==> design.v <==
`timescale 1ns / 1ps
module adder(
    input [31:0] in_a, in_b,
    output [31:0] out
    );
    assign out = in_a + in_b;
endmodule
`timescale 1ns / 1ps
module pc(pc_cur, pc_nxt, clk, rst, StallF);
    input clk, rst;
    input StallF; 
    input [31:0] pc_nxt;
    output reg [31:0] pc_cur;
    always @(posedge clk or negedge rst) begin
        if (!rst) pc_cur <= 0;
        else if (StallF==0) pc_cur <= pc_nxt;
    end
endmodule
`timescale 1ns / 1ps
module FET_DEC_Reg(instrF, instrD, pcF, pcD, pc_plus4F, pc_plus4D, StallD, FlushD, clk,rst);
    input clk, rst;
    input StallD, FlushD;  
    input [31:0] instrF, pcF, pc_plus4F;
    output reg [31:0] instrD, pcD, pc_plus4D;
    always @(posedge clk or negedge rst) begin
        if (!rst) begin
            instrD <= 0;
            pcD <= 0;
            pc_plus4D <= 0;
        end
        else if (FlushD) begin
            instrD <= 0;
            pcD <= 0;
            pc_plus4D <= 0;
        end
        else if (StallD==0) begin
            instrD <= instrF;
            pcD <= pcF;
            pc_plus4D <= pc_plus4F;
        end
    end
endmodule
`timescale 1ns / 1ps
module fetch_cycle(clk, rst, pcTargetE, pcSrcE, instrD, pcD, pc_plus4D, StallF, StallD,FlushD, imem_addr, imem_data);
    input clk,rst;
    input pcSrcE;  
    input StallF, StallD, FlushD;  
    input [31:0] pcTargetE;
    output [31:0] instrD, pcD, pc_plus4D;
    output [31:0] imem_addr;
    input  [31:0] imem_data;
    wire [31:0] pc_nxt, pc_cur, pc_plus4F;
    wire [31:0] instrF;
    assign pc_nxt = (pcSrcE== 1'b0)? pc_plus4F : pcTargetE;
    pc program_counter (
                        .pc_nxt(pc_nxt),
                        .pc_cur(pc_cur),
                        .clk(clk),
                        .rst(rst),
                        .StallF(StallF)
                        );
    assign imem_addr = pc_cur;
    assign instrF    = imem_data;
    adder pc_adder (
                    .in_a(pc_cur),
                    .in_b(32'h00000004),
                    .out(pc_plus4F)
                    );
    FET_DEC_Reg F_D_Reg (
                         .instrF(instrF),
                         .instrD(instrD),
                         .pcF(pc_cur),
                         .pcD(pcD),
                         .pc_plus4F(pc_plus4F),
                         .pc_plus4D(pc_plus4D),
                         .StallD(StallD),
                         .FlushD(FlushD),
                         .clk(clk),
                         .rst(rst)
                         );
endmodule
`timescale 1ns / 1ps
module main_decoder(opcode, funct3, Branch, Jump, ResultSrc, MemWrite, ALUSrc, ImmSrc, MemSize, RegWrite, ALUop);
    input [6:0] opcode;
    input [2:0] funct3;
    output Branch, Jump, MemWrite, ALUSrc, RegWrite;
    output [1:0] ResultSrc, ImmSrc, ALUop;
    output reg [1:0] MemSize;
    reg [10:0] controles;
    assign {RegWrite,ImmSrc,ALUSrc,MemWrite,ResultSrc,Branch,ALUop,Jump}=controles;
    always @(*) begin
        MemSize=2'b00;
        case(opcode)
        7'b0000011: begin  
            controles = 11'b1_00_1_0_01_0_00_0;
            case(funct3)
            0: MemSize= 2'b01;  
            1: MemSize= 2'b10;  
            default: MemSize= 2'b11;  
            endcase
        end
        7'b0100011: begin  
            controles = 11'b0_01_1_1_00_0_00_0;
            case(funct3)
            0: MemSize= 2'b01;  
            1: MemSize= 2'b10;  
            default: MemSize= 2'b11;  
            endcase
        end
        7'b0110011: controles = 11'b1_00_0_0_00_0_10_0;  
        7'b1100011: controles = 11'b0_10_0_0_00_1_01_0;  
        7'b0010011: controles = 11'b1_00_1_0_00_0_10_0;  
        7'b1101111: controles = 11'b1_11_0_0_10_0_00_1;  
        default:    controles = 0;      
        endcase
    end
endmodule
`timescale 1ns / 1ps
module alu_decoder(ALUop, funct3, funct7_5, op5, ALUCtrl);
    input [1:0] ALUop;
    input funct7_5, op5;
    input [2:0] funct3;
    output reg [3:0] ALUCtrl;
    localparam      add=0,
                    sub=1,
                    AND=2,
                    OR=3,
                    XOR=4,
                    slt=5,
                    sltu=6,
                    sll=7,
                    srl=8,
                    sra=9;
    always @(*) begin
        ALUCtrl=0;
        case(ALUop)
        0: ALUCtrl = add;  
        1: ALUCtrl = sub;  
        2: begin
                case(funct3)
                0: ALUCtrl = (funct7_5 & op5)? sub:add;
                1: ALUCtrl = sll;
                2: ALUCtrl = slt;
                3: ALUCtrl = sltu;
                4: ALUCtrl = XOR;
                5: ALUCtrl = funct7_5? sra:srl;
                6: ALUCtrl = OR;
                7: ALUCtrl = AND;
                endcase
           end 
        endcase
    end
endmodule
`timescale 1ns / 1ps
module control_unit(op,funct3,funct7,RegWrite,ImmSrc,ALUSrc,MemWrite,ResultSrc,Branch,ALUCtrl,Jump,MemSize);
    input [6:0] op;
    input [2:0] funct3;
    input funct7;
    output Branch, Jump, MemWrite, ALUSrc, RegWrite;
    output [1:0] ResultSrc, ImmSrc, MemSize;
    output [3:0] ALUCtrl;
    wire [1:0] ALUop;
    main_decoder MainDec (
                          .opcode(op), 
                          .funct3(funct3), 
                          .Branch(Branch),
                          .Jump(Jump), 
                          .ResultSrc(ResultSrc), 
                          .MemWrite(MemWrite), 
                          .ALUSrc(ALUSrc), 
                          .ImmSrc(ImmSrc), 
                          .MemSize(MemSize), 
                          .RegWrite(RegWrite), 
                          .ALUop(ALUop)
                          );
    alu_decoder ALUDec (
                        .ALUop(ALUop), 
                        .funct3(funct3), 
                        .funct7_5(funct7), 
                        .op5(op[5]), 
                        .ALUCtrl(ALUCtrl)
                        );
endmodule
`timescale 1ns / 1ps
module register_file(clk,A1,A2,A3,WD3,WE3,RD1,RD2);
    input clk,WE3;
    input [4:0] A1,A2,A3;
    input [31:0] WD3;
    output [31:0] RD1,RD2;
    reg [31:0] reg_file [0:31];
    always @(negedge clk) begin
        if(WE3 && A3 != 0) reg_file[A3] <= WD3;
    end
    assign RD1 = (A1 == 0) ? 32'd0 : reg_file [A1];
    assign RD2 = (A2 == 0) ? 32'd0 : reg_file [A2];
endmodule
`timescale 1ns / 1ps
module imm_extend(imm, immSrc, immExt);
    input [24:0] imm;
    input [1:0] immSrc;
    output reg [31:0] immExt;
    always @(*) begin
        case(immSrc)
        0: immExt= {{20{imm[24]}}, imm[24:13]};  
        1: immExt= {{20{imm[24]}}, imm[24:18], imm[4:0]};  
        2: immExt= {{20{imm[24]}}, imm[0], imm[23:18], imm[4:1], 1'b0};  
        3: immExt= {{12{imm[24]}}, imm[12:5], imm[13], imm[23:14], 1'b0};  
        default: immExt=0;
        endcase
    end
endmodule
`timescale 1ns / 1ps
module DEC_EXC_Reg(RegWriteD,RegWriteE,ResultSrcD,ResultSrcE,MemWriteD,MemWriteE,JumpD,JumpE,
                   BranchD,BranchE,ALUCtrlD,ALUCtrlE,ALUSrcD,ALUSrcE,MemSizeD,MemSizeE,PCD,PCE,
                   Rs1D,Rs1E,Rs2D,Rs2E,RdD,RdE,ExtImmD,ExtImmE,PCPlus4D,PCPlus4E,StallE,FlushE,clk,rst,
                   RD1D,RD1E,RD2D,RD2E);
    input RegWriteD,MemWriteD,JumpD,BranchD,ALUSrcD,StallE,FlushE;
    input clk,rst;
    input [1:0] ResultSrcD,MemSizeD;
    input [3:0] ALUCtrlD;
    input [31:0] RD1D,RD2D,PCD,ExtImmD,PCPlus4D;
    input [4:0] Rs1D,Rs2D,RdD;
    output reg [4:0] Rs1E,Rs2E,RdE;
    output reg [31:0] RD1E,RD2E,PCE,ExtImmE,PCPlus4E;
    output reg [3:0] ALUCtrlE;
    output reg [1:0] ResultSrcE,MemSizeE;
    output reg RegWriteE,MemWriteE,JumpE,BranchE,ALUSrcE;
    always @(posedge clk or negedge rst) begin
        if (!rst) begin
            RegWriteE <= 0;
            ResultSrcE <= 0;
            MemWriteE <= 0;
            JumpE <= 0;
            BranchE <= 0;
            ALUCtrlE <= 0;
            ALUSrcE <= 0;
            MemSizeE <= 0;
            RD1E <= 0;
            RD2E <= 0;
            PCE <= 0;
            Rs1E <= 0;
            Rs2E <= 0;
            RdE <= 0;
            ExtImmE <= 0;
            PCPlus4E <= 0;
        end
        else if (FlushE) begin
            RegWriteE <= 0;
            ResultSrcE <= 0;
            MemWriteE <= 0;
            JumpE <= 0;
            BranchE <= 0;
            ALUCtrlE <= 0;
            ALUSrcE <= 0;
            MemSizeE <= 0;
            RD1E <= 0;
            RD2E <= 0;
            PCE <= 0;
            Rs1E <= 0;
            Rs2E <= 0;
            RdE <= 0;
            ExtImmE <= 0;
            PCPlus4E <= 0;
        end
        else begin
            if (StallE == 0) begin
                RegWriteE <= RegWriteD;
                ResultSrcE <= ResultSrcD;
                MemWriteE <= MemWriteD;
                JumpE <= JumpD;
                BranchE <= BranchD;
                ALUCtrlE <= ALUCtrlD;
                ALUSrcE <= ALUSrcD;
                MemSizeE <= MemSizeD;
                RD1E <= RD1D;
                RD2E <= RD2D;
                PCE <= PCD;
                Rs1E <= Rs1D;
                Rs2E <= Rs2D;
                RdE <= RdD;
                ExtImmE <= ExtImmD;
                PCPlus4E <= PCPlus4D;
            end
        end
    end
endmodule
`timescale 1ns / 1ps
module decode_cycle(clk,rst,instrD,pcD,pc_plus4D,  
                    RegWriteW,RdW,ResultW,  
                    StallE,FlushE,  
                    RegWriteE,ResultSrcE,MemWriteE,JumpE,BranchE,ALUCtrlE,ALUSrcE,MemSizeE,  
                    RD1E,RD2E,pcE,Rs1E,Rs2E,RdE,ExtImmE,pc_plus4E);  
    input  clk,rst,RegWriteW,StallE,FlushE;
    input  [4:0] RdW;
    input  [31:0] instrD, pcD, pc_plus4D, ResultW;
    output [1:0] ResultSrcE, MemSizeE;
    output [3:0] ALUCtrlE;
    output [4:0] Rs1E,Rs2E,RdE;
    output [31:0] RD1E,RD2E,pcE,ExtImmE,pc_plus4E;
    output RegWriteE,MemWriteE,JumpE,BranchE,ALUSrcE;
    wire        RegWriteD,MemWriteD,JumpD,BranchD,ALUSrcD;
    wire [1:0]  ResultSrcD, ImmSrcD, MemSizeD;
    wire [3:0]  ALUCtrlD;
    wire [31:0] RD1D,RD2D,PCD,ImmExtD;
    wire [4:0]  Rs1D,Rs2D,RdD;
    assign PCD  = pcD;
    assign Rs1D = instrD[19:15];
    assign Rs2D = instrD[24:20];
    assign RdD = instrD[11:7];
    control_unit ControlUnit(
                             .op(instrD[6:0]),
                             .funct3(instrD[14:12]),
                             .funct7(instrD[30]),
                             .RegWrite(RegWriteD),
                             .ImmSrc(ImmSrcD),
                             .ALUSrc(ALUSrcD),
                             .MemWrite(MemWriteD),
                             .ResultSrc(ResultSrcD),
                             .Branch(BranchD),
                             .ALUCtrl(ALUCtrlD),
                             .Jump(JumpD),
                             .MemSize(MemSizeD)
                             );
    register_file RegFile (
                           .clk(clk),
                           .A1(instrD[19:15]),
                           .A2(instrD[24:20]),
                           .A3(RdW),
                           .WD3(ResultW),
                           .WE3(RegWriteW),
                           .RD1(RD1D),
                           .RD2(RD2D)
                           );
    imm_extend ImmExt (
                       .imm(instrD[31:7]), 
                       .immSrc(ImmSrcD), 
                       .immExt(ImmExtD)
                       );
    DEC_EXC_Reg D_E_Reg (
                         .RegWriteD(RegWriteD),
                         .RegWriteE(RegWriteE),
                         .ResultSrcD(ResultSrcD),
                         .ResultSrcE(ResultSrcE),
                         .MemWriteD(MemWriteD),
                         .MemWriteE(MemWriteE),
                         .JumpD(JumpD),
                         .JumpE(JumpE),
                         .BranchD(BranchD),
                         .BranchE(BranchE),
                         .ALUCtrlD(ALUCtrlD),
                         .ALUCtrlE(ALUCtrlE),
                         .ALUSrcD(ALUSrcD),
                         .ALUSrcE(ALUSrcE),
                         .MemSizeD(MemSizeD),
                         .MemSizeE(MemSizeE),
                         .PCD(pcD),
                         .PCE(pcE),
                         .Rs1D(instrD[19:15]),
                         .Rs1E(Rs1E),
                         .Rs2D(instrD[24:20]),
                         .Rs2E(Rs2E),
                         .RdD(instrD[11:7]),
                         .RdE(RdE),
                         .ExtImmD(ImmExtD),
                         .ExtImmE(ExtImmE),
                         .PCPlus4D(pc_plus4D),
                         .PCPlus4E(pc_plus4E),
                         .StallE(StallE),
                         .FlushE(FlushE),
                         .RD1D(RD1D),
                         .RD1E(RD1E),
                         .RD2D(RD2D),
                         .RD2E(RD2E),
                         .clk(clk),
                         .rst(rst)
                         );
endmodule
`timescale 1ns / 1ps
module hazard_unit(Rs1D,Rs2D,Rs1E,Rs2E,RdE,PCSrcE,ResultSrcE0,RdM,RegWriteM,RdW,RegWriteW,proc_ready,PENABLE,IsPerM,  
                   StallF,StallD,StallE,StallM,FlushD,FlushE,FlushW,ForwardAE,ForwardBE  
                   );
        input            PCSrcE,ResultSrcE0,RegWriteM,RegWriteW,proc_ready,PENABLE,IsPerM;
        input      [4:0] Rs1D,Rs2D,Rs1E,Rs2E,RdE,RdM,RdW;
        output reg       StallF,StallD,StallE,StallM,FlushD,FlushE,FlushW;
        output reg [1:0] ForwardAE,ForwardBE;
        reg lwStall,perStall;
        always @(*) begin
            if ((Rs1E==RdM) && RegWriteM && Rs1E!=0) ForwardAE = 2'b10;  
            else if ((Rs1E==RdW) && RegWriteW && Rs1E!=0) ForwardAE = 2'b01;  
            else ForwardAE = 2'b00;
            if ((Rs2E==RdM) && RegWriteM && Rs2E!=0) ForwardBE = 2'b10;  
            else if ((Rs2E==RdW) && RegWriteW && Rs2E!=0) ForwardBE = 2'b01;  
            else ForwardBE = 2'b00;
            lwStall = ResultSrcE0 & ((Rs1D==RdE) | (Rs2D==RdE));
            perStall = !proc_ready;
            perStall = IsPerM && (!PENABLE || !proc_ready);
            {FlushE,FlushD,StallD,StallF,StallE,StallM,FlushW} = {lwStall|PCSrcE,PCSrcE,lwStall|perStall,lwStall|perStall,perStall,perStall,perStall};
         end
endmodule
`timescale 1ns / 1ps
module ALU(SrcA, SrcB, ALUResult, Zero, ALUCtrl);
    input [31:0] SrcA, SrcB;
    input [3:0] ALUCtrl;
    output reg [31:0] ALUResult;
    output Zero;
    assign Zero = (!(SrcA-SrcB))? 1 : 0;
    always @(*) begin
        ALUResult = 0;
        case(ALUCtrl)
        0:       ALUResult = SrcA + SrcB;                      
        1:       ALUResult = SrcA - SrcB;                      
        2:       ALUResult = SrcA & SrcB;                      
        3:       ALUResult = SrcA | SrcB;                      
        4:       ALUResult = SrcA ^ SrcB;                      
        5:       ALUResult = ($signed(SrcA) < $signed(SrcB));  
        6:       ALUResult = SrcA < SrcB;                      
        7:       ALUResult = SrcA << SrcB[4:0];                
        8:       ALUResult = SrcA >> SrcB[4:0];                
        9:       ALUResult = $signed(SrcA) >>> SrcB[4:0];              
        endcase
    end
endmodule
`timescale 1ns / 1ps
module EXE_MEM_Reg(clk,rst,RegWriteE,ResultSrcE,MemWriteE,MemSizeE,ALUResultE,WriteDataE,RdE,PCPlus4E,IsPerE,   
                           RegWriteM,ResultSrcM,MemWriteM,MemSizeM,ALUResultM,WriteDataM,RdM,PCPlus4M,IsPerM,    
                           StallM);  
    input             clk,rst;
    input             StallM;
    input             RegWriteE,MemWriteE,IsPerE;
    input      [1:0]  ResultSrcE, MemSizeE;
    input      [4:0]  RdE;
    input      [31:0] ALUResultE,WriteDataE,PCPlus4E;
    output reg        RegWriteM,MemWriteM,IsPerM;
    output reg [1:0]  ResultSrcM, MemSizeM;
    output reg [4:0]  RdM;
    output reg [31:0] ALUResultM,WriteDataM,PCPlus4M;
    always @(posedge clk or negedge rst) begin
        if(!rst) begin
            RegWriteM <= 0;
            ResultSrcM <= 0;
            MemWriteM <= 0;
            MemSizeM <= 0;
            ALUResultM <= 0;
            WriteDataM <= 0;
            RdM <= 0;
            PCPlus4M <= 0;
            IsPerM <= 0;
        end
        else begin
            if (StallM==0) begin
                RegWriteM <= RegWriteE;
                ResultSrcM <= ResultSrcE;
                MemWriteM <= MemWriteE;
                MemSizeM <= MemSizeE;
                ALUResultM <= ALUResultE;
                WriteDataM <= WriteDataE;
                RdM <= RdE;
                PCPlus4M <= PCPlus4E;
                IsPerM <= IsPerE;
            end
        end
    end    
endmodule
`timescale 1ns / 1ps
module execute_cycle(clk,rst,RegWriteE,ResultSrcE,MemWriteE,JumpE,BranchE,ALUCtrlE,ALUSrcE,ExtImmE,MemSizeE,  
                     RD1E,RD2E,PCE,Rs1E,Rs2E,RdE,PCPlus4E,ResultW,  
                     StallM,ForwardAE,ForwardBE,  
                     RegWriteM,ResultSrcM,MemWriteM,MemSizeM,ALUResultM,WriteDataM,RdM,PCPlus4M,PCTargetE,PCSrcE,IsPerM,transEn  
                     );
    input         clk,rst;
    input         RegWriteE,MemWriteE,JumpE,BranchE,ALUSrcE,StallM;
    input  [1:0]  ForwardAE, ForwardBE;
    input  [1:0]  ResultSrcE,MemSizeE;
    input  [3:0]  ALUCtrlE;
    input  [4:0]  Rs1E,Rs2E,RdE;
    input  [31:0] RD1E,RD2E,PCE,ExtImmE,PCPlus4E,ResultW;
    output        RegWriteM,MemWriteM,PCSrcE;
    output [1:0]  ResultSrcM, MemSizeM;
    output [4:0]  RdM;
    output [31:0] ALUResultM,WriteDataM,PCPlus4M,PCTargetE;
    output        transEn, IsPerM;  
    wire        ZeroE;
    reg         IsPerE;
    reg  [31:0] SrcAE,SrcBE,SrcBE_WriteDataE;
    wire [31:0] WriteDataE,ALUResultE,ALUResultM_in;
    always @(*) begin
        SrcAE = 0;
        SrcBE = 0;
        SrcBE_WriteDataE = 0;
        IsPerE = 0;
        case (ForwardAE)
        0: SrcAE = RD1E;
        1: SrcAE = ResultW;
        2: SrcAE = ALUResultM_in;
        endcase
        case (ForwardBE)
        0: SrcBE_WriteDataE = RD2E;
        1: SrcBE_WriteDataE = ResultW;
        2: SrcBE_WriteDataE = ALUResultM_in;
        endcase
        case (ALUSrcE)
        0: SrcBE = SrcBE_WriteDataE;
        1: SrcBE = ExtImmE;
        endcase
        if ((ResultSrcE[0] || MemWriteE))
            if(ALUResultE > 511)
                IsPerE = 1;
    end 
    ALU ALU(
            .SrcA(SrcAE),
            .SrcB(SrcBE),
            .ALUResult(ALUResultE),
            .Zero(ZeroE),
            .ALUCtrl(ALUCtrlE)
            );
    adder PCTargetAdder (
                         .in_a(PCE),
                         .in_b(ExtImmE),
                         .out(PCTargetE)
                         );
    EXE_MEM_Reg E_M_Reg (
                         .clk(clk),
                         .rst(rst),
                         .RegWriteE(RegWriteE),
                         .ResultSrcE(ResultSrcE),
                         .MemWriteE(MemWriteE),
                         .MemSizeE(MemSizeE),
                         .ALUResultE(ALUResultE),
                         .WriteDataE(WriteDataE),
                         .RdE(RdE),
                         .PCPlus4E(PCPlus4E),
                         .RegWriteM(RegWriteM),
                         .ResultSrcM(ResultSrcM),
                         .MemWriteM(MemWriteM),
                         .MemSizeM(MemSizeM),
                         .ALUResultM(ALUResultM),
                         .WriteDataM(WriteDataM),
                         .RdM(RdM),
                         .PCPlus4M(PCPlus4M),
                         .IsPerM(IsPerM),
                         .IsPerE(IsPerE),
                         .StallM(StallM)
                         );
    assign WriteDataE = SrcBE_WriteDataE;
    assign PCSrcE = (ZeroE & BranchE) | JumpE;
    assign ALUResultM_in = ALUResultM;
    assign transEn = IsPerE;
endmodule
`timescale 1ns / 1ps
module MEM_WB_Reg(clk,rst,RegWriteM,ResultSrcM,ALUResultM,ReadDataM,RdM,PCPlus4M,  
                          RegWriteW,ResultSrcW,ALUResultW,ReadDataW,RdW,PCPlus4W,  
                          FlushW  
                  );
    input             clk,rst;
    input             FlushW;
    input             RegWriteM;
    input      [1:0]  ResultSrcM;
    input      [4:0]  RdM;
    input      [31:0] ALUResultM,ReadDataM,PCPlus4M;    
    output reg        RegWriteW;
    output reg [1:0]  ResultSrcW;
    output reg [4:0]  RdW;
    output reg [31:0] ALUResultW,ReadDataW,PCPlus4W;
    always @(posedge clk or negedge rst) begin
        if (!rst) begin
            RegWriteW <= 0;
            ResultSrcW <= 0;
            RdW <= 0;
            ALUResultW <= 0;
            ReadDataW <= 0;
            PCPlus4W <= 0;
        end
        else if (FlushW) begin
            RegWriteW <= 0;
            ResultSrcW <= 0;
            RdW <= 0;
            ALUResultW <= 0;
            ReadDataW <= 0;
            PCPlus4W <= 0;
        end
        else begin
            RegWriteW <= RegWriteM;
            ResultSrcW <=  ResultSrcM;
            RdW <= RdM;
            ALUResultW <= ALUResultM;
            ReadDataW <= ReadDataM;
            PCPlus4W <= PCPlus4M;
        end
    end
endmodule
`timescale 1ns / 1ps
module memory_cycle(RegWriteM,ResultSrcM,MemWriteM,MemSizeM,  
                    clk,rst,ALUResultM,WriteDataM,RdM,PCPlus4M,IsPerM,  
                    RegWriteW,ResultSrcW,ALUResultW,ReadDataW,RdW,PCPlus4W,  
                    FlushW,  
                    dmem_addr,dmem_wdata,dmem_we,dmem_size,dmem_rdata  
                    );
    input         clk,rst;
    input         FlushW;
    input         RegWriteM,MemWriteM,IsPerM;
    input  [1:0]  ResultSrcM,MemSizeM;
    input  [4:0]  RdM;
    input  [31:0] ALUResultM,WriteDataM,PCPlus4M;
    output        RegWriteW;
    output [1:0]  ResultSrcW;
    output [4:0]  RdW;
    output [31:0] ALUResultW,ReadDataW,PCPlus4W;
    output [31:0] dmem_addr, dmem_wdata;
    output        dmem_we;
    output [1:0]  dmem_size;
    input  [31:0] dmem_rdata;
    wire [31:0] ReadDataM, RD;
    assign dmem_addr  = ALUResultM;
    assign dmem_wdata = WriteDataM;
    assign dmem_we    = MemWriteM;
    assign dmem_size  = MemSizeM;
    assign RD = (MemSizeM==1)? {{24{dmem_rdata[7]}},dmem_rdata[7:0]}:
                (MemSizeM==2)? {{16{dmem_rdata[15]}},dmem_rdata[15:0]}:
                dmem_rdata;
    assign ReadDataM = RD;
    MEM_WB_Reg M_WB_Reg(
                        .clk(clk),
                        .rst(rst),
                        .RegWriteM(RegWriteM),
                        .ResultSrcM(ResultSrcM),
                        .ALUResultM(ALUResultM),
                        .ReadDataM(ReadDataM),
                        .RdM(RdM),
                        .PCPlus4M(PCPlus4M),
                        .RegWriteW(RegWriteW),
                        .ResultSrcW(ResultSrcW),
                        .ALUResultW(ALUResultW),
                        .ReadDataW(ReadDataW),
                        .RdW(RdW),
                        .PCPlus4W(PCPlus4W),
                        .FlushW(FlushW)
                       );
endmodule
`timescale 1ns / 1ps
module writeback_cycle(RegWriteW,ResultSrcW,  
                       ALUResultW,ReadDataW,RdW,PCPlus4W,  
                       ResultW  
                       );
    input             RegWriteW;
    input      [1:0]  ResultSrcW;
    input      [4:0]  RdW;
    input      [31:0] ALUResultW,ReadDataW,PCPlus4W;
    output reg [31:0] ResultW;
    always@(*) begin
        case(ResultSrcW)
        0: ResultW = ALUResultW;
        1: ResultW = ReadDataW;
        2: ResultW = PCPlus4W;
        3: ResultW = 0;
        endcase
    end
endmodule
`timescale 1ns / 1ps
module rv32i_core(clk,rst,imem_data,dmem_rdata,  
                  imem_addr,dmem_addr,dmem_wdata,dmem_we,dmem_size  
                  );
    input         clk,rst;
    input  [31:0] imem_data;
    input  [31:0] dmem_rdata;
    output [31:0] imem_addr;
    output [31:0] dmem_addr;
    output [31:0] dmem_wdata;
    output        dmem_we;
    output [1:0]  dmem_size;
    wire        StallF,StallD,StallE,StallM,FlushD,FlushE,FlushW;
    wire [1:0]  ForwardAE,ForwardBE;
    wire        PCSrcE;
    wire [31:0] instrD,PCD,PCPlus4D;
    wire        RegWriteE,MemWriteE,JumpE,BranchE,ALUSrcE;
    wire [1:0]  ResultSrcE, MemSizeE;
    wire [3:0]  ALUCtrlE;
    wire [4:0]  Rs1E,Rs2E,RdE;
    wire [31:0] RD1E,RD2E,PCE,ExtImmE,PCPlus4E;
    wire        RegWriteM,MemWriteM,IsPerM;
    wire [1:0]  ResultSrcM, MemSizeM;
    wire [4:0]  RdM;
    wire [31:0] ALUResultM,WriteDataM,PCPlus4M,PCTargetE;
    wire        RegWriteW;
    wire [1:0]  ResultSrcW;
    wire [4:0]  RdW;
    wire [31:0] ALUResultW,ReadDataW,PCPlus4W;
    wire [31:0] ResultW;
    hazard_unit Hazard_Unit (
                             .Rs1D(instrD[19:15]),
                             .Rs2D(instrD[24:20]),
                             .Rs1E(Rs1E),
                             .Rs2E(Rs2E),
                             .RdE(RdE),
                             .PCSrcE(PCSrcE),
                             .ResultSrcE0(ResultSrcE[0]),
                             .RdM(RdM),
                             .RegWriteM(RegWriteM),
                             .RdW(RdW),
                             .RegWriteW(RegWriteW),
                             .proc_ready(1'b1),
                             .PENABLE(1'b1),
                             .IsPerM(1'b0), 
                             .StallF(StallF),
                             .StallD(StallD),
                             .StallE(StallE),
                             .StallM(StallM),
                             .FlushD(FlushD),
                             .FlushE(FlushE),
                             .FlushW(FlushW),
                             .ForwardAE(ForwardAE),
                             .ForwardBE(ForwardBE)
                            );
    fetch_cycle Fetch (
                       .clk(clk),
                       .rst(rst),
                       .pcTargetE(PCTargetE),
                       .pcSrcE(PCSrcE),
                       .instrD(instrD),
                       .pcD(PCD),
                       .pc_plus4D(PCPlus4D),
                       .StallF(StallF),
                       .StallD(StallD),
                       .FlushD(FlushD),
                       .imem_addr(imem_addr),
                       .imem_data(imem_data)
                       );
       decode_cycle Decode (
                            .clk(clk),
                            .rst(rst),
                            .instrD(instrD),
                            .pcD(PCD),
                            .pc_plus4D(PCPlus4D), 
                            .RegWriteW(RegWriteW),
                            .RdW(RdW),
                            .ResultW(ResultW), 
                            .StallE(StallE),
                            .FlushE(FlushE), 
                            .RegWriteE(RegWriteE),
                            .ResultSrcE(ResultSrcE),
                            .MemWriteE(MemWriteE),
                            .JumpE(JumpE),
                            .BranchE(BranchE),
                            .ALUCtrlE(ALUCtrlE),
                            .ALUSrcE(ALUSrcE),
                            .MemSizeE(MemSizeE), 
                            .RD1E(RD1E),
                            .RD2E(RD2E),
                            .pcE(PCE),
                            .Rs1E(Rs1E),
                            .Rs2E(Rs2E),
                            .RdE(RdE),
                            .ExtImmE(ExtImmE),
                            .pc_plus4E(PCPlus4E)
                            ); 
       execute_cycle Execute (
                              .clk(clk),
                              .rst(rst),
                              .RegWriteE(RegWriteE),
                              .ResultSrcE(ResultSrcE),
                              .MemWriteE(MemWriteE),
                              .JumpE(JumpE),
                              .BranchE(BranchE),
                              .ALUCtrlE(ALUCtrlE),
                              .ALUSrcE(ALUSrcE),
                              .ExtImmE(ExtImmE),
                              .MemSizeE(MemSizeE),
                              .RD1E(RD1E),
                              .RD2E(RD2E),
                              .PCE(PCE),
                              .Rs1E(Rs1E),
                              .Rs2E(Rs2E),
                              .RdE(RdE),
                              .PCPlus4E(PCPlus4E),
                              .ResultW(ResultW), 
                              .StallM(StallM),
                              .ForwardAE(ForwardAE),
                              .ForwardBE(ForwardBE), 
                              .RegWriteM(RegWriteM),
                              .ResultSrcM(ResultSrcM),
                              .MemWriteM(MemWriteM),
                              .MemSizeM(MemSizeM),
                              .ALUResultM(ALUResultM),
                              .WriteDataM(WriteDataM),
                              .RdM(RdM),
                              .PCPlus4M(PCPlus4M),
                              .PCTargetE(PCTargetE),  
                              .PCSrcE(PCSrcE),  
                              .IsPerM(),
                              .transEn()
                             );
       memory_cycle Memory (
                            .RegWriteM(RegWriteM),
                            .ResultSrcM(ResultSrcM),
                            .MemWriteM(MemWriteM),
                            .MemSizeM(MemSizeM), 
                            .clk(clk),
                            .rst(rst),
                            .ALUResultM(ALUResultM),
                            .WriteDataM(WriteDataM),
                            .RdM(RdM),
                            .PCPlus4M(PCPlus4M),
                            .IsPerM(1'b0),
                            .FlushW(FlushW),
                            .RegWriteW(RegWriteW),  
                            .ResultSrcW(ResultSrcW),
                            .ALUResultW(ALUResultW),
                            .ReadDataW(ReadDataW),
                            .RdW(RdW),  
                            .PCPlus4W(PCPlus4W),
                            .dmem_addr(dmem_addr),
                            .dmem_wdata(dmem_wdata),
                            .dmem_we(dmem_we),
                            .dmem_size(dmem_size),
                            .dmem_rdata(dmem_rdata)
                           );
    writeback_cycle Write_Back (
                                .RegWriteW(RegWriteW),
                                .ResultSrcW(ResultSrcW), 
                                .ALUResultW(ALUResultW),
                                .ReadDataW(ReadDataW),
                                .RdW(RdW),
                                .PCPlus4W(PCPlus4W), 
                                .ResultW(ResultW)  
                           );
endmodule
==> run.sh <==
#!/bin/bash
# the make line also repeats each setting of config.mk as NAME=value (left out here)
make -C /OpenROAD-flow-scripts/flow DESIGN_CONFIG=/design/flow/config.mk WORK_HOME=/design/flow/orfs CLKGATE_MAP_FILE= finish
==> config.mk <==
export PLATFORM = sky130hd
export DESIGN_NAME = rv32i_core
export DESIGN_NICKNAME = rv32i_core
export VERILOG_FILES = /design/flow/design.v
export SDC_FILE = /design/flow/constraint.sdc
export NUM_CORES = 4
export LEC_CHECK = 0
export ABC_AREA = 0
export CAP_MARGIN = 20
export CORE_MARGIN = 2
export CORE_UTILIZATION = 67
export CTS_CLUSTER_SIZE = 79
export GPL_ROUTABILITY_DRIVEN = 1
export GPL_TIMING_DRIVEN = 1
export MAX_ROUTING_LAYER = met4
export PLACE_DENSITY_LB_ADDON = 0.29
export SETUP_SLACK_MARGIN = 0.91
export SLEW_MARGIN = 20
==> constraint.sdc <==
create_clock -name core_clock -period 12.5 [get_ports {clk}]
set_input_delay 2.5000 -clock core_clock [delete_from_list [all_inputs] [get_ports {clk}]]
set_output_delay 2.5000 -clock core_clock [all_outputs]
set_load 0.01 [all_outputs]
==> impl_metrics.yaml, run 1 <==
# implementation run metrics
outcome:
  status: "stopped before the end"
  lastStage: "global routing"
logic_synthesis:
  seq_area_frac_synth_pct: 56.3
  synth-warning-count: 13
  portion_of_synthesized_cell_area_occupied_by_the_leading_cell_type_pct: 39.6
  yosys_adder_share_pct: 2.16
  yosys.area_share.simple_pct: 7.31
  synthTopCellsByCount: "1024 x sky130_fd_sc_hd__edfxtp_1, 645 x sky130_fd_sc_hd__mux4_2, 516 x sky130_fd_sc_hd__dfrtp_1, 456 x sky130_fd_sc_hd__nand2_1, 318 x sky130_fd_sc_hd__nor2_1"
  synth.ff_latch_count: 1541
  synthCells: 5397
  enable_flop_cells: 1024
  flip_flop_cell_with_the_highest_count_after_synthesis: "sky130_fd_sc_hd__edfxtp_1"
  topCombFamilyByArea: "multiplexers"
  post_synth_mux_area_share_pct: 21.7
  synth-cells-yosys: 5397
  yosys.cell_count.top_type: "sky130_fd_sc_hd__edfxtp_1"
  synthTopCellsByArea: "sky130_fd_sc_hd__edfxtp_1 40%, sky130_fd_sc_hd__mux4_2 19%, sky130_fd_sc_hd__dfrtp_1 17%, sky130_fd_sc_hd__mux2i_1 2.4%, sky130_fd_sc_hd__nand2_1 2.2%"
  synth_chip_area_mm2: 0.0776
  share_of_flip_flops_with_an_asynchronous_set_or_reset_pct: 33.5
  synthDominantAreaCellType: "sky130_fd_sc_hd__edfxtp_1"
  post_synth_num_cell_types: 105
  syn_area_mm2: 0.0776
  syn_area_per_cell_um2: 14.4
  yosys.area_share.xor_xnor_pct: 1.20
  post_synth_ao_oa_area_fraction_pct: 8.55
clock_tree:
  cts.path.max_buffers: 3
  clk_root_buffer_cell: "sky130_fd_sc_hd__clkbuf_16"
  cts_setup_buffers: 0
  cts_buf_count: 157
  hold_buffers: 0
  post_cts.resized_instances: 0
  h-tree-depth: 4
  clock_sinks: 1541
die:
  floorplan.io_pins: 165
  initial_utilization_pct: 67.7
  floorplan.die_area_mm2: 0.119
  dieHeight_um: 344
  core_mm2: 0.115
  die_width_um: 344
  core.rowCount: 124
placement:
  placement.cell_area_mm2: 0.0814
  numPlacedInstances: 6867
  gp_congestion: 1.09
  dpl.hpwl_mm: 194
  port_buffers: 164
## through the flow
stage	setup WS, ns	total power [W]	hold WS, ns
4_1_cts	3.03	0.0178	0.349
2_1_floorplan	3.34	0.00900	0.331
3_3_place_gp	3.60	0.0105	0.335
3_5_place_dp	3.42	0.0106	0.335
==> run 2: changes to the inputs <==
CORE_UTILIZATION = 68   (was 67)
CTS_CLUSTER_SIZE = unset   (was 79)
GPL_ROUTABILITY_DRIVEN = unset   (was 1)
GPL_TIMING_DRIVEN = 0   (was 1)
MAX_ROUTING_LAYER = unset   (was met4)
PLACE_DENSITY = 0.36   (was unset)
PLACE_DENSITY_LB_ADDON = unset   (was 0.29)
SETUP_SLACK_MARGIN = 0.03   (was 0.91)
TNS_END_PERCENT = 75   (was unset)
clock period = 6.52 ns   (was 12.5 ns; I/O delays follow)
==> run 2 against run 1 <==
Net effect: the flow again stops in global routing; die area decreased by 1.5%; area after synthesis unchanged; synthesized cell count unchanged.
==> impl_metrics.yaml, run 2 <==
# implementation run metrics
logic_synthesis:
  post_synth_num_cell_types: 105
  yosys_adder_share_pct: 2.16
  synth_chip_area_mm2: 0.0776
  synthDominantAreaCellType: "sky130_fd_sc_hd__edfxtp_1"
  seq_area_frac_synth_pct: 56.3
  synth-cells-yosys: 5397
  synthCells: 5397
  syn_area_per_cell_um2: 14.4
  post_synth_mux_area_share_pct: 21.7
  synth-warning-count: 13
  yosys.area_share.xor_xnor_pct: 1.20
  synth.ff_latch_count: 1541
  portion_of_synthesized_cell_area_occupied_by_the_leading_cell_type_pct: 39.6
  enable_flop_cells: 1024
  syn_area_mm2: 0.0776
  topCombFamilyByArea: "multiplexers"
  share_of_flip_flops_with_an_asynchronous_set_or_reset_pct: 33.5
  synthTopCellsByArea: "sky130_fd_sc_hd__edfxtp_1 40%, sky130_fd_sc_hd__mux4_2 19%, sky130_fd_sc_hd__dfrtp_1 17%, sky130_fd_sc_hd__mux2i_1 2.4%, sky130_fd_sc_hd__nand2_1 2.2%"
  yosys.cell_count.top_type: "sky130_fd_sc_hd__edfxtp_1"
  post_synth_ao_oa_area_fraction_pct: 8.55
  yosys.area_share.simple_pct: 7.31
  synthTopCellsByCount: "1024 x sky130_fd_sc_hd__edfxtp_1, 645 x sky130_fd_sc_hd__mux4_2, 516 x sky130_fd_sc_hd__dfrtp_1, 456 x sky130_fd_sc_hd__nand2_1, 318 x sky130_fd_sc_hd__nor2_1"
  flip_flop_cell_with_the_highest_count_after_synthesis: "sky130_fd_sc_hd__edfxtp_1"
placement:
  dpl.hpwl_mm: 241
  gp_congestion: 1.07
  port_buffers: 164
  numPlacedInstances: 7181
outcome:
  status: "stopped before the end"
  error_message: "[ERROR GRT-0116] Global routing finished with congestion. Check the congestion regions in the DRC Viewer."
  lastStage: "global routing"
die:
  dieHeight_um: 342
  die_width_um: 342
  floorplan.io_pins: 165
  core.rowCount: 123
  floorplan.die_area_mm2: 0.117
  initial_utilization_pct: 68.8
  core_mm2: 0.113
global_route:
  grt_use_total_pct: 92.9
  grt-ovfl-total: 2514
clock_tree:
  h-tree-depth: 4
  clock_sinks: 1541
  hold_buffers: 0
  cts_buf_count: 160
  clk_root_buffer_cell: "sky130_fd_sc_hd__clkbuf_16"
  cts.path.max_buffers: 3
-- run 2: metrics by stage --
stage                     worst slack (ns)  util, %  setup TNS [ns]  area [um^2]
after floorplan                     0.0591        -               0        77700
after detailed placement             -3.40     74.3         -891.61        83800
after global placement              -17.65     72.0               -        81200
after CTS                           0.0302     84.8               0        95600
-- run 2: repair_timing --
action                     in CTS
cloned                          2
pin swaps                      45
buffers inserted               62
gates resized                 464
setup endpoints to repair     438
-- run 2: layer usage --
layer  global-route usage (%)  overflow
met4                     91.5       687
met1                     92.3       321
met3                     87.3       336
met2                      100      1105
met5                     73.8        65
==> run 3: changes to the inputs <==
ABC_AREA = 1   (was 0)
CAP_MARGIN = 0   (was 20)
CELL_PAD_IN_SITES_GLOBAL_PLACEMENT = 2   (was unset)
CORE_UTILIZATION = 18   (was 68)
GPL_ROUTABILITY_DRIVEN = 0   (was unset)
GPL_TIMING_DRIVEN = 1   (was 0)
MAX_ROUTING_LAYER = met4   (was unset)
MIN_ROUTING_LAYER = met2   (was unset)
PLACE_DENSITY = unset   (was 0.36)
PLACE_DENSITY_LB_ADDON = 0.22   (was unset)
SETUP_SLACK_MARGIN = 2.03   (was 0.03)
TNS_END_PERCENT = unset   (was 75)
clock period = 6.91 ns   (was 6.52 ns; I/O delays follow)
==> run 3 against run 2 <==
Net effect: the run again fails in global routing; synthesized cell count up 64%; area after synthesis is 1.8% higher; die area rose to 3.8 times the previous value.
==> impl_metrics.yaml, run 3 <==
# implementation run metrics
logic_synthesis:
  synthTopCellsByArea: "sky130_fd_sc_hd__edfxtp_1 39%, sky130_fd_sc_hd__dfrtp_1 16%, sky130_fd_sc_hd__o21ai_0 7.7%, sky130_fd_sc_hd__nor2_1 7.0%, sky130_fd_sc_hd__nand2_1 6.2%"
  synthTopCellsByCount: "1473 x sky130_fd_sc_hd__nor2_1, 1314 x sky130_fd_sc_hd__nand2_1, 1209 x sky130_fd_sc_hd__o21ai_0, 1024 x sky130_fd_sc_hd__edfxtp_1, 953 x sky130_fd_sc_hd__nand3_1"
  portion_of_synthesized_cell_area_occupied_by_the_leading_cell_type_pct: 38.9
  seq_area_frac_synth_pct: 55.3
  synth_chip_area_mm2: 0.0790
  synthDominantAreaCellType: "sky130_fd_sc_hd__edfxtp_1"
  syn_area_mm2: 0.0790
  synth-warning-count: 13
  yosys.area_share.xor_xnor_pct: 0.964
  yosys.area_share.simple_pct: 20.5
  enable_flop_cells: 1024
  post_synth_mux_area_share_pct: 0
  flip_flop_cell_with_the_highest_count_after_synthesis: "sky130_fd_sc_hd__edfxtp_1"
  synth-cells-yosys: 8843
  syn_area_per_cell_um2: 8.94
  post_synth_ao_oa_area_fraction_pct: 15.7
  synth.ff_latch_count: 1541
  share_of_flip_flops_with_an_asynchronous_set_or_reset_pct: 33.5
  yosys_adder_share_pct: 2.12
  yosys.cell_count.top_type: "sky130_fd_sc_hd__nor2_1"
  synthCells: 8843
  topCombFamilyByArea: "simple AND/OR/NAND/NOR gates"
  post_synth_num_cell_types: 57
global_route:
  grt_use_total_pct: 38.8
  grt-ovfl-total: 1
die:
  floorplan.die_area_mm2: 0.444
  floorplan.io_pins: 165
  core_mm2: 0.438
  initial_utilization_pct: 18.1
  core.rowCount: 243
  die_width_um: 667
  dieHeight_um: 667
outcome:
  status: "stopped before the end"
  lastStage: "global routing"
  error_message: "[ERROR GRT-0232] Routing congestion too high. Check the congestion heatmap in the GUI."
clock_tree:
  clock_sinks: 1541
  cts.path.max_buffers: 4
  hold_buffers: 0
  cts_buf_count: 200
  clk_root_buffer_cell: "sky130_fd_sc_hd__clkbuf_16"
  h-tree-depth: 4
placement:
  dpl.hpwl_mm: 270
  numPlacedInstances: 14400
  port_buffers: 164
-- run 3: routing by layer --
metal	overflow	track usage (%)
met2	1	39.2
met3	0	49.2
met5	-	-
met1	-	-
met4	0	20.3
-- run 3: repair_timing --
item / in CTS
setup endpoints to repair: 2353
pin swaps: 187
buffers inserted: 422
gates cloned: 201
resized: 1308
-- run 3: through the flow --
stage                     power (W)  util (%)  setup WS [ns]  cell area, um^2
after floorplan              0.0164         -           1.39            79900
after global placement       0.0207      20.3          0.102            88900
after detailed placement     0.0206      20.3          0.230            88900
after CTS                    0.0377      26.2           1.51           114000
==> run 4: changes to the inputs <==
ABC_AREA = unset   (was 1)
CAP_MARGIN = 10   (was 0)
CELL_PAD_IN_SITES_GLOBAL_PLACEMENT = unset   (was 2)
CORE_UTILIZATION = 66   (was 18)
CTS_CLUSTER_SIZE = 41   (was unset)
GPL_ROUTABILITY_DRIVEN = unset   (was 0)
GPL_TIMING_DRIVEN = unset   (was 1)
MAX_ROUTING_LAYER = unset   (was met4)
MIN_ROUTING_LAYER = unset   (was met2)
PLACE_DENSITY_LB_ADDON = unset   (was 0.22)
SETUP_SLACK_MARGIN = 1.38   (was 2.03)
clock period = 4.78 ns   (was 6.91 ns; I/O delays follow)
==> run 4 against run 3 <==
Net effect: the flow again stops in global routing; synthesized cell count decreased by 39%; area after synthesis decreased by 1.8%; die area decreased by 73%.
==> impl_metrics.yaml, run 4 <==
# implementation run metrics
placement:
  gp_congestion: 1.12
  port_buffers: 164
  dpl.hpwl_mm: 191
  numPlacedInstances: 7591
logic_synthesis:
  synth-warning-count: 13
  yosys.area_share.simple_pct: 7.31
  synthTopCellsByArea: "sky130_fd_sc_hd__edfxtp_1 40%, sky130_fd_sc_hd__mux4_2 19%, sky130_fd_sc_hd__dfrtp_1 17%, sky130_fd_sc_hd__mux2i_1 2.4%, sky130_fd_sc_hd__nand2_1 2.2%"
  synth.ff_latch_count: 1541
  share_of_flip_flops_with_an_asynchronous_set_or_reset_pct: 33.5
  post_synth_num_cell_types: 105
  synth_chip_area_mm2: 0.0776
  portion_of_synthesized_cell_area_occupied_by_the_leading_cell_type_pct: 39.6
  post_synth_mux_area_share_pct: 21.7
  yosys.area_share.xor_xnor_pct: 1.20
  flip_flop_cell_with_the_highest_count_after_synthesis: "sky130_fd_sc_hd__edfxtp_1"
  synthTopCellsByCount: "1024 x sky130_fd_sc_hd__edfxtp_1, 645 x sky130_fd_sc_hd__mux4_2, 516 x sky130_fd_sc_hd__dfrtp_1, 456 x sky130_fd_sc_hd__nand2_1, 318 x sky130_fd_sc_hd__nor2_1"
  synthDominantAreaCellType: "sky130_fd_sc_hd__edfxtp_1"
  synth-cells-yosys: 5397
  enable_flop_cells: 1024
  seq_area_frac_synth_pct: 56.3
  syn_area_per_cell_um2: 14.4
  syn_area_mm2: 0.0776
  yosys_adder_share_pct: 2.16
  topCombFamilyByArea: "multiplexers"
  yosys.cell_count.top_type: "sky130_fd_sc_hd__edfxtp_1"
  synthCells: 5397
  post_synth_ao_oa_area_fraction_pct: 8.55
global_route:
  grt_use_total_pct: 79.4
  grt-ovfl-total: 20
die:
  core.rowCount: 125
  floorplan.io_pins: 165
  core_mm2: 0.116
  die_width_um: 347
  initial_utilization_pct: 66.7
  floorplan.die_area_mm2: 0.120
  dieHeight_um: 347
outcome:
  lastStage: "global routing"
  error_message: "[ERROR GRT-0232] Routing congestion too high. Check the congestion heatmap in the GUI."
  status: "stopped before the end"
clock_tree:
  cts_buf_count: 159
  clock_sinks: 1541
  hold_buffers: 0
  h-tree-depth: 4
  clk_root_buffer_cell: "sky130_fd_sc_hd__clkbuf_16"
  cts.path.max_buffers: 3
[run 4: per-layer routing]
| layer | track usage (%) | overflow |
|---|---|---|
| met1 | 80.6 | 0 |
| met2 | 91.0 | 8 |
| met3 | 68.9 | 0 |
| met4 | 75.7 | 12 |
| met5 | 47.2 | 0 |
[run 4: repair_timing]
item,4_1_cts
gates cloned,16
setup endpoints to repair,2354
gates resized,467
pin swaps,115
setup buffers,60
[run 4: through the flow]
step | area, um^2 | setup slack [ns] | util (%) | setup TNS (ns) | power [W]
detailed placement | 87600 | -1.44 | 75.3 | -382.69 | 0.0294
global placement | 87600 | -1.28 | 75.3 | -329.20 | 0.0291
floorplan | 78100 | -0.959 | - | -517.57 | 0.0236
CTS | 99700 | -0.882 | 85.7 | -245.31 | 0.0474
==> run 5: changes to the inputs <==
CAP_MARGIN = 20   (was 10)
CORE_UTILIZATION = 40   (was 66)
CTS_CLUSTER_SIZE = unset   (was 41)
SETUP_SLACK_MARGIN = unset   (was 1.38)
clock period = 9.7 ns   (was 4.78 ns; I/O delays follow)
==> run 5 against run 4 <==
Net effect: the run now finishes clean; area after synthesis unchanged; die area rose by 64%; synthesized cell count is the same.
==> impl_metrics.yaml, run 5 <==
# flow metrics
power_and_ir_drop:
  seq_power_share_pct: 40.5
  ir_drop_uv: 199
  internal-power_w: 0.0141
  power_top_consumer: "sequential cells"
  power.share.clock_pct: 39.0
  comb_power_w: 0.00440
  combinationalPowerShare_pct: 20.5
  pwr.group.sequential_w: 0.00869
  power.leakage_nw: 37.0
  power.density_cell_area_mw_per_mm2: 232
  power_switching_share_pct: 34.4
  clockNetworkPower_w: 0.00838
  power_w: 0.0215
  netSwitchingPower_w: 0.00738
detailed_routing:
  drc_errors: 0
  routed_wirelength_mm: 275
  wl_per_cell_um: 29.7
  viasPerCell: 6.01
  detailedRoute.firstPassIterationCount: 7
  postRouteAntennaNets: 0
  vias: 55700
  drt-initial-drc-count: 6156
sta:
  max_slew.worst_pin.slew_ns: 1.32
  hold_violations: 0
  grt_setup_unrepaired: "false"
  final.min_clock_period_ns: 8.96
  maxSlewHeadroom_pct: 9.81
  clock-skew-final_ns: 0.0582
  final_layout_setup_total_negative_slack_ns: 0
  max_freq_mhz: 112
  finalCritPeriodShare_pct: 92.4
  setup-violations-final: 0
  finalMaxSlewViolations: 0
worst_setup_path:
  worst_r2r_path_depth: 19
  crit_fanout: 70
  timing.critical_path.depth: 19
  worst-path-buf-inv: 2
  cpLargestDelayFamily: "simple AND/OR/NAND/NOR gates"
  critical_path_start_type: "flip-flop"
  endpoint_kind: "flip-flop"
  regToRegSetupSlack_ns: 0.74
  critical_path.reg2reg.startpoint: "Decode.D_E_Reg.Rs2E[0]"
  setup.worst_path.class: "flip-flop to flip-flop"
  critPathRequiredTime_ns: 10.39
  timing.critical_path.to: "Decode.D_E_Reg.RD1E[6]"
  setup.worst_path.start: "Decode.D_E_Reg.Rs2E[0]"
  timing.rr.end: "Decode.D_E_Reg.RD1E[6]"
  crit_slowest_cell: "sky130_fd_sc_hd__nor4bb_1"
  arrival_ns: 9.65
  critical-path-max-stage-delay_ns: 0.93
  crit_chain: "xor2_1, nor4_1, buf_4, and2_2, o21ai_0, o21ai_0, ha_1, nor4bb_1, a2111oi_0, mux2_2, a311oi_1, nand4_1, nor4_1, nand4_1, nor4b_2, a31oi_4, nand2_4, buf_12, nor2_1"
placement:
  port_buffers: 164
  gp_congestion: 0.993
  dpl.hpwl_mm: 183
clock_tree:
  hold_buffers: 0
  cts_setup_buffers: 0
  cts.path.max_buffers: 3
  h-tree-depth: 4
  clock_sinks: 1541
  clk_latency_ns: 0.82
  clk_transition_reported_paths_ns: 0.06
  cts_tree: "done"
  clk_root_buffer_cell: "sky130_fd_sc_hd__clkbuf_16"
  post_cts.resized_instances: 0
  cts_buf_count: 164
logic_synthesis:
  yosys.cell_count.top_type: "sky130_fd_sc_hd__edfxtp_1"
  flip_flop_cell_with_the_highest_count_after_synthesis: "sky130_fd_sc_hd__edfxtp_1"
  synthTopCellsByCount: "1024 x sky130_fd_sc_hd__edfxtp_1, 645 x sky130_fd_sc_hd__mux4_2, 516 x sky130_fd_sc_hd__dfrtp_1, 456 x sky130_fd_sc_hd__nand2_1, 318 x sky130_fd_sc_hd__nor2_1"
  enable_flop_cells: 1024
  post_synth_mux_area_share_pct: 21.7
  syn_area_per_cell_um2: 14.4
  yosys_adder_share_pct: 2.16
  post_synth_ao_oa_area_fraction_pct: 8.55
  synth-cells-yosys: 5397
  portion_of_synthesized_cell_area_occupied_by_the_leading_cell_type_pct: 39.6
  synth.ff_latch_count: 1541
  synthCells: 5397
  post_synth_num_cell_types: 105
  synth_chip_area_mm2: 0.0776
  yosys.area_share.simple_pct: 7.31
  topCombFamilyByArea: "multiplexers"
  synthDominantAreaCellType: "sky130_fd_sc_hd__edfxtp_1"
  seq_area_frac_synth_pct: 56.3
  synthTopCellsByArea: "sky130_fd_sc_hd__edfxtp_1 40%, sky130_fd_sc_hd__mux4_2 19%, sky130_fd_sc_hd__dfrtp_1 17%, sky130_fd_sc_hd__mux2i_1 2.4%, sky130_fd_sc_hd__nand2_1 2.2%"
  synth-warning-count: 13
  syn_area_mm2: 0.0776
  share_of_flip_flops_with_an_asynchronous_set_or_reset_pct: 33.5
  yosys.area_share.xor_xnor_pct: 1.20
layout:
  logic_area_mm2: 0.0324
  footprint_of_the_flip_flops_and_latches_mm2: 0.0437
  final_core_utilization_pct: 48.1
  final_nets: 6785
  number_of_inserted_filler_cells_in_the_final_layout: 16900
  areaGrowthSynthToFinish_pct: 19.4
die:
  initial_utilization_pct: 40.3
  floorplan.io_pins: 165
  core_mm2: 0.193
  die_width_um: 444
  dieHeight_um: 444
  core.rowCount: 161
  floorplan.die_area_mm2: 0.198
outcome:
  status: "complete, no violations"
min_path:
  holdPathStages: 0
  worst_hold_path_type: "flip-flop to flip-flop"
  worst_min_path_start: "Execute.E_M_Reg.PCPlus4M[14]"
  min_to: "Memory.M_WB_Reg.PCPlus4W[14]"
global_route:
  grt_start_max_net_pins: 201
  grt-ovfl-total: 0
  grt_antenna_before_repair: 8
  number_of_global_route_vias_before_repair: 57900
  grt_use_total_pct: 27.6
  grt_first_pass_wirelength_mm: 395
job:
  warning_count: 1099
  max_cap_viol_count: 0
run 5: per-stage QoR:
stage          area [um^2]  cells  worst slack (ns)  hold slack [ns]
3_3_place_gp         82900   7922              1.00            0.332
2_1_floorplan        77700   5428              1.94            0.331
5_1_grt              92700   9253             0.479            0.347
6_report             92700   9260             0.736            0.338
4_1_cts              92600   9251             0.899            0.339
3_5_place_dp         83000   7923             0.998            0.335
run 5: layout make-up:
cell class / count / area share (%)
flip-flops and latches: 1541 / 47.2
clock inverters: 1143 / 5.69
inverters: 127 / 0.516
well taps: 2526 / 3.41
multi-input cells: 3361 / 34.9
clock buffers: 186 / 4.71
diodes: 8 / 0.0216
repair buffers: 368 / 3.55
run 5: per-layer routing:
layer,vias to the layer above,wire length (um),track usage [%]
li1,23600,-,-
met1,28600,103000,34.1
met2,2843,133000,44.3
met3,624,21100,5.84
met4,6,17300,17.7
met5,-,51,0
==> run 6: changes to the inputs <==
CORE_UTILIZATION = 36   (was 40)
clock period = 7.86 ns   (was 9.7 ns; I/O delays follow)
==> run 6 against run 5 <==
Net effect: still clean; worst hold slack worse by 0.0048 ns; worst setup slack got worse by 0.41 ns; sequential share of layout area down 0.44 points; clock skew increased by 0.038 ns; count of clock-buffer cells in the layout is 5 higher; wire length increased by 4.1%; area after synthesis unchanged; design area increased by 0.93%; combinational power is 23% higher.
==> impl_metrics.yaml, run 6 <==
# flow metrics
power_and_ir_drop:
  power.leakage_nw: 37.3
  power_top_consumer: "sequential cells"
  ir_drop_uv: 245
  netSwitchingPower_w: 0.00910
  comb_power_w: 0.00542
  clockNetworkPower_w: 0.0105
  power_switching_share_pct: 34.2
  power_w: 0.0266
  power.share.clock_pct: 39.4
  pwr.group.sequential_w: 0.0107
  seq_power_share_pct: 40.2
  combinationalPowerShare_pct: 20.3
  internal-power_w: 0.0175
  power.density_cell_area_mw_per_mm2: 285
worst_setup_path:
  endpoint_kind: "flip-flop"
  arrival_ns: 8.22
  setup.worst_path.start: "Memory.M_WB_Reg.ResultSrcW[0]"
  worst-path-buf-inv: 4
  worst_r2r_path_depth: 22
  timing.critical_path.depth: 22
  crit_chain: "nor2b_4, buf_4, nand2_1, o21ai_2, buf_4, mux2i_1, o21ai_1, o21ai_0, ha_1, o21ai_0, a32o_1, a221oi_1, nor4b_1, nand4_1, nor4_1, nand4_1, nor4b_2, buf_4, a31o_4, buf_12, o21ai_0, a22o_1"
  regToRegSetupSlack_ns: 0.32
  timing.rr.end: "Fetch.program_counter.pc_cur[9]"
  critical-path-max-stage-delay_ns: 0.62
  setup.worst_path.class: "flip-flop to flip-flop"
  critical_path_start_type: "flip-flop"
  timing.critical_path.to: "Fetch.program_counter.pc_cur[9]"
  crit_slowest_cell: "sky130_fd_sc_hd__nor4b_2"
  critical_path.reg2reg.startpoint: "Memory.M_WB_Reg.ResultSrcW[0]"
  crit_fanout: 34
  critPathRequiredTime_ns: 8.55
  cpLargestDelayFamily: "AND-OR/OR-AND gates"
sta:
  max_freq_mhz: 133
  grt_setup_unrepaired: "false"
  final.min_clock_period_ns: 7.54
  hold_violations: 0
  finalMaxSlewViolations: 0
  max_slew.worst_pin.slew_ns: 1.27
  clock-skew-final_ns: 0.0961
  maxSlewHeadroom_pct: 15.0
  finalCritPeriodShare_pct: 95.9
  setup-violations-final: 0
  final_layout_setup_total_negative_slack_ns: 0
clock_tree:
  clk_latency_ns: 0.85
  clock_sinks: 1541
  cts_tree: "done"
  h-tree-depth: 4
  clk_transition_reported_paths_ns: 0.07
  cts_buf_count: 167
  clk_root_buffer_cell: "sky130_fd_sc_hd__clkbuf_16"
  cts.path.max_buffers: 3
logic_synthesis:
  syn_area_mm2: 0.0776
  synthCells: 5397
  topCombFamilyByArea: "multiplexers"
  post_synth_num_cell_types: 105
  yosys.cell_count.top_type: "sky130_fd_sc_hd__edfxtp_1"
  synth-warning-count: 13
  synth_chip_area_mm2: 0.0776
  synth-cells-yosys: 5397
  synthTopCellsByArea: "sky130_fd_sc_hd__edfxtp_1 40%, sky130_fd_sc_hd__mux4_2 19%, sky130_fd_sc_hd__dfrtp_1 17%, sky130_fd_sc_hd__mux2i_1 2.4%, sky130_fd_sc_hd__nand2_1 2.2%"
  yosys.area_share.xor_xnor_pct: 1.20
  synthTopCellsByCount: "1024 x sky130_fd_sc_hd__edfxtp_1, 645 x sky130_fd_sc_hd__mux4_2, 516 x sky130_fd_sc_hd__dfrtp_1, 456 x sky130_fd_sc_hd__nand2_1, 318 x sky130_fd_sc_hd__nor2_1"
  seq_area_frac_synth_pct: 56.3
  yosys.area_share.simple_pct: 7.31
  post_synth_mux_area_share_pct: 21.7
  syn_area_per_cell_um2: 14.4
  share_of_flip_flops_with_an_asynchronous_set_or_reset_pct: 33.5
  yosys_adder_share_pct: 2.16
  post_synth_ao_oa_area_fraction_pct: 8.55
  synthDominantAreaCellType: "sky130_fd_sc_hd__edfxtp_1"
  portion_of_synthesized_cell_area_occupied_by_the_leading_cell_type_pct: 39.6
  flip_flop_cell_with_the_highest_count_after_synthesis: "sky130_fd_sc_hd__edfxtp_1"
  enable_flop_cells: 1024
  synth.ff_latch_count: 1541
placement:
  gp_congestion: 0.996
  dpl.hpwl_mm: 187
  port_buffers: 164
  placement.cell_area_mm2: 0.0838
global_route:
  grt_start_max_net_pins: 152
  grt-ovfl-total: 0
  grt_use_total_pct: 25.9
  grt_antenna_before_repair: 8
  grt_first_pass_wirelength_mm: 406
  number_of_global_route_vias_before_repair: 58400
detailed_routing:
  routed_wirelength_mm: 286
  detailedRoute.firstPassIterationCount: 6
  postRouteAntennaNets: 0
  vias: 56200
  drt-initial-drc-count: 6641
  viasPerCell: 5.86
  wl_per_cell_um: 29.9
  drc_errors: 0
die:
  core.rowCount: 170
  initial_utilization_pct: 36.2
  core_mm2: 0.214
  floorplan.die_area_mm2: 0.219
  dieHeight_um: 468
  floorplan.io_pins: 165
  die_width_um: 468
job:
  max_cap_viol_count: 0
  warning_count: 1102
layout:
  finish.instance_area_mm2: 0.0935
  areaGrowthSynthToFinish_pct: 20.5
  final_nets: 6811
outcome:
  status: "complete, no violations"
min_path:
  holdPathStages: 0
  worst_hold_path_type: "flip-flop to flip-flop"
  worst_min_path_start: "Execute.E_M_Reg.PCPlus4M[10]"
  min_to: "Memory.M_WB_Reg.PCPlus4W[10]"
[run 6: metal layers]
layer  vias up  GRT usage [%]  part of all wire (%)
met5         -              0                     0
met4         0           16.2                   6.2
met3       592           6.13                   8.7
met2      3025           40.8                    48
met1     28900           32.1                    38
li1      23700              -                     -
[run 6: timing repair]
action | in CTS | in global routing
buffers inserted | 0 | 0
hold buffers | 0 | 0
endpoints found under the setup margin | 0 | 237
resized | 0 | 4
[run 6: area by class of cell]
type,instances,area (um^2)
Fill cell,19400,121000
Sequential cell,1541,43700
Multi-Input combinational cell,3361,32300
Clock inverter,1137,5360
Clock buffer,191,4370
Timing Repair Buffer,391,3710
Tap cell,2838,3550
Inverter,127,478
Antenna cell,4,10.0
[run 6: per-stage QoR]
step,utilization (%),hold slack [ns],worst slack [ns],std cells
after floorplan,-,0.331,1.02,5428
after global placement,39.1,0.333,0.496,8259
after detailed placement,39.1,0.335,0.417,8259
after CTS,43.6,0.339,0.327,9586
after global routing,43.6,0.346,0.0953,9589
final,43.6,0.333,0.324,9590
==> run 7: changes to the inputs <==
CAP_MARGIN = 15   (was 20)
CORE_UTILIZATION = 66   (was 36)
CTS_CLUSTER_SIZE = 20   (was unset)
SLEW_MARGIN = 30   (was 20)
clock period = 5.78 ns   (was 7.86 ns; I/O delays follow)
==> run 7 against run 6 <==
Net effect: the run now fails in global routing; die area fell by 45%; area after synthesis did not move; synthesized cell count did not move.
==> impl_metrics.yaml, run 7 <==
# implementation run metrics
clock_tree:
  cts.path.max_buffers: 3
  cts_buf_count: 160
  clk_root_buffer_cell: "sky130_fd_sc_hd__clkbuf_16"
  hold_buffers: 0
  h-tree-depth: 4
  clock_sinks: 1541
logic_synthesis:
  yosys_adder_share_pct: 2.16
  topCombFamilyByArea: "multiplexers"
  yosys.cell_count.top_type: "sky130_fd_sc_hd__edfxtp_1"
  portion_of_synthesized_cell_area_occupied_by_the_leading_cell_type_pct: 39.6
  post_synth_num_cell_types: 105
  synthTopCellsByCount: "1024 x sky130_fd_sc_hd__edfxtp_1, 645 x sky130_fd_sc_hd__mux4_2, 516 x sky130_fd_sc_hd__dfrtp_1, 456 x sky130_fd_sc_hd__nand2_1, 318 x sky130_fd_sc_hd__nor2_1"
  syn_area_mm2: 0.0776
  synthCells: 5397
  post_synth_mux_area_share_pct: 21.7
  synthDominantAreaCellType: "sky130_fd_sc_hd__edfxtp_1"
  yosys.area_share.simple_pct: 7.31
  synth.ff_latch_count: 1541
  flip_flop_cell_with_the_highest_count_after_synthesis: "sky130_fd_sc_hd__edfxtp_1"
  seq_area_frac_synth_pct: 56.3
  syn_area_per_cell_um2: 14.4
  post_synth_ao_oa_area_fraction_pct: 8.55
  synth_chip_area_mm2: 0.0776
  share_of_flip_flops_with_an_asynchronous_set_or_reset_pct: 33.5
  synth-warning-count: 13
  enable_flop_cells: 1024
  synthTopCellsByArea: "sky130_fd_sc_hd__edfxtp_1 40%, sky130_fd_sc_hd__mux4_2 19%, sky130_fd_sc_hd__dfrtp_1 17%, sky130_fd_sc_hd__mux2i_1 2.4%, sky130_fd_sc_hd__nand2_1 2.2%"
  yosys.area_share.xor_xnor_pct: 1.20
  synth-cells-yosys: 5397
placement:
  port_buffers: 164
  dpl.hpwl_mm: 190
  gp_congestion: 1.08
  placement.cell_area_mm2: 0.0854
  pre_cts_slack_ns: -0.646
global_route:
  grt_use_total_pct: 86.3
  grt-ovfl-total: 331
outcome:
  status: "stopped before the end"
  error_message: "[ERROR GRT-0232] Routing congestion too high. Check the congestion heatmap in the GUI."
  lastStage: "global routing"
die:
  initial_utilization_pct: 66.7
  die_width_um: 347
  core_mm2: 0.116
  dieHeight_um: 347
  core.rowCount: 125
  floorplan.die_area_mm2: 0.120
  floorplan.io_pins: 165
-- run 7: what timing repair did --
| action | 4_1_cts |
|---|---|
| endpoints found under the setup margin | 310 |
| resized | 272 |
| setup buffers | 46 |
| pin swaps | 70 |
| cloned | 16 |
-- run 7: per-layer routing --
layer | GRT overflow | track usage [%]
met5 | 7 | 60.1
met4 | 106 | 83.8
met3 | 39 | 79.7
met2 | 136 | 94.9
met1 | 43 | 86.5
-- run 7: stage by stage --
step           cells  hold slack (ns)
3_5_place_dp    7336            0.335
3_3_place_gp    7336            0.333
2_1_floorplan   5428            0.331
4_1_cts         8713            0.332
No activity file was given, so power comes from the tool's default toggle rates.
